== v4 ==
==> flow/design.v <==
module subtractor_16bits(
    input [15:0] a,
    input [15:0] b,
    input bin,
    output [15:0] diff,
    output bout
);
    assign {bout, diff} = a - b - bin;
endmodule
module adder_16bits(
    input [15:0] a,
    input [15:0] b,
    input cin,
    output [15:0] sum,
    output cout
);
    assign {cout, sum} = a + b + cin;
endmodule
module multiplier_16bits(
    input [15:0] a,
    input [15:0] b,
    output [31:0] product
);
    assign product = a * b;
endmodule
module divider_16bits(
    input [15:0] dividend,
    input [15:0] divisor,
    output [15:0] quotient,
    output [15:0] remainder
);
    assign quotient = dividend / divisor;
    assign remainder = dividend % divisor;
endmodule
module dff_16bit (
    input      [15:0] d,
    input             clk,
    input             rstn,
    input             en,
    output reg [15:0] q
);
    always @(posedge clk) begin
        if (!rstn)
            q <= 16'b0;
        else if (en)
            q <= d;
    end
endmodule
module unified_computing_system (
    input      [15:0] d_a,           
    input      [15:0] d_b,           
    input      [1:0]  op_code,       
    input             clk,
    input             rstn,
    input             en_a,           
    input             en_b,           
    input             en_result,      
    input             cin,            
    input             bin,            
    output reg [31:0] result,         
    output reg [15:0] remainder,      
    output reg        cout,           
    output reg        bout,           
    output reg        overflow_flag,  
    output reg        error_flag      
);
    wire [15:0] q_a;            
    wire [15:0] q_b;            
    wire [15:0] sum_result;
    wire        sum_cout;
    wire [15:0] diff_result;
    wire        diff_bout;
    wire [31:0] product_result;
    wire [15:0] quotient_result;
    wire [15:0] remainder_result;
    reg [31:0] temp_result;
    reg [15:0] temp_remainder;
    reg        temp_cout;
    reg        temp_bout;
    reg        temp_overflow;
    reg        temp_error;
    dff_16bit register_a_inst (
        .d   (d_a),
        .clk (clk),
        .rstn(rstn),
        .en  (en_a),
        .q   (q_a)
    );
    dff_16bit register_b_inst (
        .d   (d_b),
        .clk (clk),
        .rstn(rstn),
        .en  (en_b),
        .q   (q_b)
    );
    adder_16bits adder_inst (
        .a   (q_a),
        .b   (q_b),
        .cin (cin),
        .sum (sum_result),
        .cout(sum_cout)
    );
    subtractor_16bits subtractor_inst (
        .a    (q_a),
        .b    (q_b),
        .bin  (bin),
        .diff (diff_result),
        .bout (diff_bout)
    );
    multiplier_16bits multiplier_inst (
        .a      (q_a),
        .b      (q_b),
        .product(product_result)
    );
    divider_16bits divider_inst (
        .dividend (q_a),
        .divisor  (q_b),
        .quotient (quotient_result),
        .remainder(remainder_result)
    );
    always @(*) begin
        temp_result = 32'b0;
        temp_remainder = 16'b0;
        temp_cout = 1'b0;
        temp_bout = 1'b0;
        temp_overflow = 1'b0;
        temp_error = 1'b0;
        case(op_code)
            2'b00: begin  
                temp_result = {16'b0, sum_result};
                temp_cout = sum_cout;
                if ((q_a[15] == q_b[15]) && (sum_result[15] != q_a[15])) begin
                    temp_overflow = 1'b1;
                end
            end
            2'b01: begin  
                temp_result = {16'b0, diff_result};
                temp_bout = diff_bout;
                if ((q_a[15] != q_b[15]) && (diff_result[15] != q_a[15])) begin
                    temp_overflow = 1'b1;
                end
            end
            2'b10: begin  
                temp_result = product_result;
                if (product_result[31:16] != 16'b0 && 
                    product_result[31:16] != 16'hFFFF) begin
                    temp_overflow = 1'b1;
                end
            end
            2'b11: begin  
                if (q_b == 16'b0) begin  
                    temp_result = 32'b0;
                    temp_error = 1'b1;
                end else begin
                    temp_result = {16'b0, quotient_result};  
                    temp_remainder = remainder_result;
                end
            end
            default: begin
            end
        endcase
    end
    always @(posedge clk) begin
        if (!rstn) begin
            result <= 32'b0;
            remainder <= 16'b0;
            cout <= 1'b0;
            bout <= 1'b0;
            overflow_flag <= 1'b0;
            error_flag <= 1'b0;
        end
        else if (en_result) begin
            result <= temp_result;
            remainder <= temp_remainder;
            cout <= temp_cout;
            bout <= temp_bout;
            overflow_flag <= temp_overflow;
            error_flag <= temp_error;
        end
    end
endmodule
Settings: LEC_CHECK=0, ABC_AREA=0, CAP_MARGIN=20, CELL_PAD_IN_SITES_GLOBAL_PLACEMENT=2, CORE_MARGIN=2, CORE_UTILIZATION=50, CTS_CLUSTER_DIAMETER=301, CTS_CLUSTER_SIZE=100, GPL_ROUTABILITY_DRIVEN=0, PLACE_DENSITY=0.81, SLEW_MARGIN=0, TNS_END_PERCENT=35; clock period 45.5 ns.
run.sh (not shown) runs the stock make flow with config.mk's settings and CLKGATE_MAP_FILE=.
Here is what was changed in the inputs of v58 compared with v4.
- CORE_UTILIZATION now 25, was 50
- CTS_CLUSTER_DIAMETER no longer set, was 301
- CTS_CLUSTER_SIZE no longer set, was 100
- TNS_END_PERCENT no longer set, was 35
- SLEW_MARGIN now 20, was 0
- ABC_AREA no longer set, was 0
==> results <==
On hold buffer count at cts, v58 tracks v4 almost exactly. Compared with v4, v58 shows a lower largest net degree at the start of global routing. Setup WNS v4 -> v58: worse. Relative to v4, post-detailed-route wirelength per cell decreased by 6.8% in v58. Any difference in measured slew at the worst slew-check pin between v4 and v58 is small enough to ignore. Taking v4 as the reference, in v58 utilization lost 27 points; area growth from synthesis to layout picked up an extra 3.3 points; overall routing resource usage lost 15 points; area figure in the yosys stat output neither gained nor lost much.
For v41, these inputs were changed with respect to v58:
- PLACE_DENSITY no longer set, was 0.81
- ABC_AREA now 1, previously not set
- CELL_PAD_IN_SITES_GLOBAL_PLACEMENT no longer set, was 2
- CORE_UTILIZATION now 40, was 25
- the clock period (ns, I/O delays scaled along) now 26.0, was 45.5
[summary]
No stage failed in v41, and the final checks on the layout all came back clean.
Final cell area: v41 above v58
Clock insertion delay at the later pin of the skew report: v41 vs v58 — no meaningful difference
Max freq v58 -> v41: improved
met5 as the top layer reached by signal wires was reported by v58, and met4 by v41.
Taking v58 as the reference, in v41 die boundary width went down by 54 um; number of tap instances went down by 372; number of design-rule violations left by the first detailed-router iteration went up by 203.
[inputs] v27 vs v41
- CELL_PAD_IN_SITES_GLOBAL_PLACEMENT newly set to 3
- GPL_TIMING_DRIVEN newly set to 0
- CORE_UTILIZATION changed from 40 to 52
- TNS_END_PERCENT newly set to 95
- PLACE_DENSITY newly set to 0.54
- CAP_MARGIN changed from 20 to 0
- SETUP_SLACK_MARGIN newly set to 5.0
- SLEW_MARGIN changed from 20 to 5
- MAX_ROUTING_LAYER newly set to met4
- HOLD_SLACK_MARGIN newly set to 0.02
--- outcome ---
- Every run in v27 and v41 closed cleanly, with the single exception of v27.
- Tool error GPL-0301 stopped v27 during global placement without I/O; no final results.
- Reported for v27 and v41, unique cell type count in the Yosys netlist turned out identical to the last digit.
- Diff v41 -> v27: floorplan die height has decreased, horizontal die dimension decreased by 28 um relative to the old numbers, number of placement rows dropped 10, core footprint went down by about 23%, total die size down 23%.
- Reported for v27 and v41, parity-gate share of the synthesized area counting xor and xnor cells turned out identical to the last digit.
Changes in v2 relative to v27:
- MAX_ROUTING_LAYER no longer set, was met4
- GPL_ROUTABILITY_DRIVEN no longer set, was 0
- CELL_PAD_IN_SITES_GLOBAL_PLACEMENT no longer set, was 3
- HOLD_SLACK_MARGIN no longer set, was 0.02
- GPL_TIMING_DRIVEN no longer set, was 0
- ABC_AREA no longer set, was 1
- CORE_UTILIZATION now 12, was 52
- SLEW_MARGIN now 20, was 5
- PLACE_DENSITY no longer set, was 0.54
- SETUP_SLACK_MARGIN no longer set, was 5.0
- TNS_END_PERCENT no longer set, was 95
- CAP_MARGIN now 20, was 0
- the clock period (ns, I/O delays scaled along) now 33.5, was 26.0
--- outcome ---
v2 did not stop at any stage, and its layout met the timing, DRC and antenna checks.
On width of the die: between v2 and v27, it ends up lower for v27.
v27 → v2: synthesized cell count -about 17%; yosys stat chip area shrank by 5.0%; chip height +about 100%; die area rose by 300%.
Cell area after synthesis improves in v2 relative to v27.
Relative to v2, the following input files were edited for v49:
- TNS_END_PERCENT now 5, previously not set
- CORE_UTILIZATION now 72, was 12
- PLACE_DENSITY_LB_ADDON now 0.07, previously not set
- CTS_CLUSTER_SIZE now 82, previously not set
- the clock period (ns, I/O delays scaled along) now 24.4, was 33.5
[summary]
- v2 | stages: all done | timing, DRC, antenna: all pass
- Flow for v49 halted at global routing, error code GRT-0232.
- Delta (v49 minus v2): die size -140000 um^2, count of buffers inserted at the top-level ports did not really move, number of flops mapped to enable cells by yosys essentially unchanged, number of buffers inserted to repair setup after CTS went up 45.
- Going from v2 to v49, number of ports placed on the die boundary level; initial cell density of the core went up.

---

== build 70 ==
RTL: the design.v shown in full above, as it stands there.
make LEC_CHECK=0 CAP_MARGIN=20 CORE_MARGIN=2 CORE_UTILIZATION=66 SLEW_MARGIN=20 finish   # period 14.1 ns
Every stage of build 70 finished as expected; the final checks, on the other hand, flagged capacitance limit, slew limit, setup timing, which means the layout fails.
> inputs changed (build 70 -> build 22)
Settings: changing CAP_MARGIN from 20 to 40; setting SETUP_SLACK_MARGIN to 3.33 for the first time; changing CORE_UTILIZATION from 66 to 72; setting CTS_CLUSTER_DIAMETER to 203 for the first time; setting CTS_CLUSTER_SIZE to 34 for the first time; setting PLACE_DENSITY to 0.38 for the first time.
Results
- Build 22 never completed; the flow aborted with a tool error in global routing.
- Diff build 70..build 22 | average instance area after synthesis | unchanged
- Build 22: height of the die is about 4% lower than what build 70 reported.
- Taking build 70 as the reference, in build 22 half-perimeter wire length after placement went up about 5.5%; final RePlAce weighted congestion rose 4.1%; chip footprint decreased by 2600 sq um relative to the old numbers; post-CTS repair timing setup buffer count increased 2.
- Compared with build 70, build 22 shows a lower worst setup slack before clock tree synthesis.
- Diff build 22..build 70 | area after synthesis | unchanged
Input changes introduced in build 8 (baseline for comparison: build 22):
Settings: SETUP_SLACK_MARGIN removed (was 3.33); CTS_CLUSTER_SIZE removed (was 34); CTS_CLUSTER_DIAMETER removed (was 203); CAP_MARGIN changed from 40 to 20; CORE_UTILIZATION changed from 72 to 65; PLACE_DENSITY removed (was 0.38); the clock period (ns, I/O delays scaled along) changed from 14.1 to 21.2.
==> comparison <==
- The final report for build 8 shows a completed flow and a layout that fails verification, specifically setup timing.
- Between build 22 and build 8, chip height increased.
- Measured against build 8, the die area of build 22 comes out at 0.905 times the reference value.
- Re post-synth design cell area: no difference whatsoever between build 8 and build 22.
- Initial core utilization on build 8 is down relative to build 22.
Modified inputs, build 46 compared to build 8
Settings: changing CORE_UTILIZATION from 65 to 40; changing the clock period (ns, I/O delays scaled along) from 21.2 to 26.0.
## What came out
Build 46: flow completed, timing, DRC and antenna clean. [compare] base=build 8 new=build 46: number of placed instances, taps included about even, floorplan die width rose 27%, utilization of the core after routing fell 40 points. Build 46 vs build 8 — highest achievable clock rate climbed by a few percent. [compare] base=build 8 new=build 46: total stage count of the critical path lower.
The following lists how build 61 was set up differently from build 46:
Settings: putting MAX_ROUTING_LAYER at met5 where nothing was set; swapping 40 for 41 in CORE_UTILIZATION; putting CELL_PAD_IN_SITES_GLOBAL_PLACEMENT at 1 where nothing was set; putting PLACE_DENSITY_LB_ADDON at 0.06 where nothing was set; putting CELL_PAD_IN_SITES_DETAIL_PLACEMENT at 2 where nothing was set; putting ABC_AREA at 1 where nothing was set; swapping 2 for 4 in CORE_MARGIN.
--- outcome ---
Build 61 got as far as global routing, where a tool error ended the run. Build 61 vs build 46, number of core rows went up by 1. Chip area from the yosys synthesis statistics (build 61 over build 46): increase, 5.2%. Compared with build 46, build 61 shows a cell count in the Yosys report that is 525 higher. [build 61] height of the chip rose 3.0% relative to build 46. Per the comparison of build 61 with build 46, core box area increased by about 2.5% relative to the old numbers; die area rose by about 6%; post-place instance area was more or less identical; post-detailed-placement half-perimeter wirelength saw an increase. Going from build 46 to build 61, number of buffers inserted by post-CTS setup repair +22; cell area after synthesis +about 5%.
The following lists how build 33 was set up differently from build 61:
Settings: CORE_ASPECT_RATIO newly set to 0.54; CELL_PAD_IN_SITES_DETAIL_PLACEMENT changed from 2 to 0.
Findings:
- Build 33 reached the final stage; the timing, DRC and antenna checks on its layout passed.
- Adder and majority cell fraction of the synthesized area: build 33 vs build 61 identical
- Count of instances resized after the clock tree is built was lower in build 33 than in build 61.
- Higher post-placement setup slack was reported by build 33, not build 61.
- Higher number of cells in the design after placement among build 33 and build 61: build 33
- | die area | build 33 vs build 61 | about 0.3% higher |
- Diff build 33..build 61 | number of buffer cells added on primary ports | unchanged
- There was hardly any difference in effective utilization at floorplan between build 61 and build 33.
- On core footprint, build 61 tracks build 33 almost exactly.

---

job 7178:
RTL: the design.v shown in full above, as it stands there.
clock: 26.5 ns
lec_check: 0
cap_margin: 20
core_margin: 2
core_utilization: 72
place_density_lb_addon: 0.01
slew_margin: 20
From the logs: job 7178 reached the end of the flow and failed the layout checks with setup timing.
Relative to job 7178, the following input files were edited for job 748:
- ABC_AREA newly set to 1
- PLACE_DENSITY_LB_ADDON removed (was 0.01)
- CTS_CLUSTER_SIZE newly set to 97
- CORE_UTILIZATION changed from 72 to 67
- the clock period (ns, I/O delays scaled along) changed from 26.5 to 30.0
Notes after the runs:
Looking at the reports, job 748 completed the entire flow and the layout it produced met the timing, DRC and antenna checks. Worst setup path endpoint = remainder[9]: job 7178; worst setup path endpoint = remainder[15]: job 748. Compared job 748 vs job 7178, and number of endpoints failing setup at the final stage is down in job 748. Cell area | job 748 vs job 7178 | job 748 smaller. When the final numbers for job 7178 and job 748 were put side by side, the via count turned out to be greater in job 7178. The maximum clock frequency of job 748 is lower than that of job 7178.
For job 5885, these inputs were changed with respect to job 748:
- CTS_CLUSTER_SIZE no longer set, was 97
- ABC_AREA no longer set, was 1
- CORE_UTILIZATION now 40, was 67
- the clock period (ns, I/O delays scaled along) now 25.9, was 30.0
### Flow results
Number of multi-input logic gates, job 5885 vs job 748: down by a little under 10%
Taking job 748 as the reference, in job 5885 instance count of the mapped netlist lost 525; final-layout clock buffer total picked up an extra 1.
Start point of the critical path: register_b_inst.q[0] -> job 748, register_b_inst.q[15] -> job 5885

---

Setup of wip/xenon:
// unified_computing_system: RTL as listed in full above, without the edits since
Settings: LEC_CHECK=0, ABC_AREA=1, CAP_MARGIN=20, CORE_MARGIN=2, CORE_UTILIZATION=72, CTS_CLUSTER_DIAMETER=375, CTS_CLUSTER_SIZE=10, SETUP_SLACK_MARGIN=3.17, SLEW_MARGIN=20, TNS_END_PERCENT=10; clock period 10.7 ns.
wip/xenon did not run to completion, as it errored out during global routing.
Edits applied to the flow inputs when going from wip/xenon to wip/tundra:
- HOLD_SLACK_MARGIN newly set to 0.3
- CORE_ASPECT_RATIO newly set to 0.5
[summary]
Stage in which a tool error killed wip/tundra: clock tree synthesis.
Count of placed standard cells including taps: wip/tundra vs wip/xenon down 14
Die height was higher in wip/xenon than in wip/tundra.
[compare] base=wip/xenon new=wip/tundra: routability congestion estimate from global placement now larger; xor/xnor cell area share of the yosys netlist shows no meaningful change; core outline area fell by 1.1%; worst slack at placement now sits higher; detailed placement HPWL shows a reduction of 2100 um.
Between wip/tundra and wip/xenon, the die size figures differ only marginally.
Relative to wip/tundra, the following input files were edited for wip/nickel:
- a deleted CTS_CLUSTER_DIAMETER that had been 375
- a change of SETUP_SLACK_MARGIN from 3.17 to 3.94
- an added PLACE_DENSITY_LB_ADDON of 0.01
- a deleted HOLD_SLACK_MARGIN that had been 0.3
- a deleted CORE_ASPECT_RATIO that had been 0.5
- a deleted CTS_CLUSTER_SIZE that had been 10
- a deleted ABC_AREA that had been 1
- a change of TNS_END_PERCENT from 10 to 5
- a change of the clock period (ns, I/O delays scaled along) from 10.7 to 26.5
Notes after the runs:
global routing: wip/nickel exited with error
wip/tundra did not finish: a tool error stopped it during clock tree synthesis.
Comparing wip/nickel and wip/tundra, the higher Yosys chip area was measured on wip/tundra.
wip/tundra → wip/nickel: number of instances in the synthesized netlist went down by about 17%, sequential cell area fraction in the yosys report increased by 0.41 points relative to the old numbers, effective utilization at floorplan fell by 0.42 points.
Between wip/tundra and wip/nickel, the flow reports cell area after technology mapping decreasing by a few percent.
Input-level comparison between wip/maple and wip/nickel:
- CTS_CLUSTER_SIZE: unset -> 81
- CELL_PAD_IN_SITES_GLOBAL_PLACEMENT: unset -> 0
- SETUP_SLACK_MARGIN: 3.94 -> unset
- GPL_ROUTABILITY_DRIVEN: unset -> 0
- the clock period (ns, I/O delays scaled along): 26.5 -> 25.2
[summary]
Die outline height came out exactly the same in wip/maple and wip/nickel.
There was hardly any difference in top-level I/O count between wip/maple and wip/nickel.
Layout checks on wip/maple: not met. Flow itself completed; violations: capacitance limit, slew limit, setup timing.
The higher post-CTS setup-driven buffer insertion count of wip/maple and wip/nickel is in wip/nickel.
Post-synthesis cell area essentially unchanged between wip/nickel and wip/maple.
Looking at worst setup slack before clock tree synthesis across both flows, wip/maple is the weaker of the two, with wip/nickel ahead.
The placement-stage cell area in wip/maple sits about 0.7% above the value recorded for wip/nickel.
[inputs] wip/umber vs wip/maple
- GPL_ROUTABILITY_DRIVEN: 0 -> unset
- CORE_UTILIZATION: 72 -> 71
- CELL_PAD_IN_SITES_GLOBAL_PLACEMENT: 0 -> unset
- PLACE_DENSITY_LB_ADDON: 0.01 -> 0.07
- the clock period (ns, I/O delays scaled along): 25.2 -> 25.3
Notes after the runs:
Looking at wip/umber and wip/maple, the area taken by flip-flops and latches is a wash.
Changes observed in wip/umber relative to wip/maple: critical path depth went down, met1 routing resource usage after global routing lower.
Layout checks on wip/umber: not met. Flow itself completed; violations: setup timing.
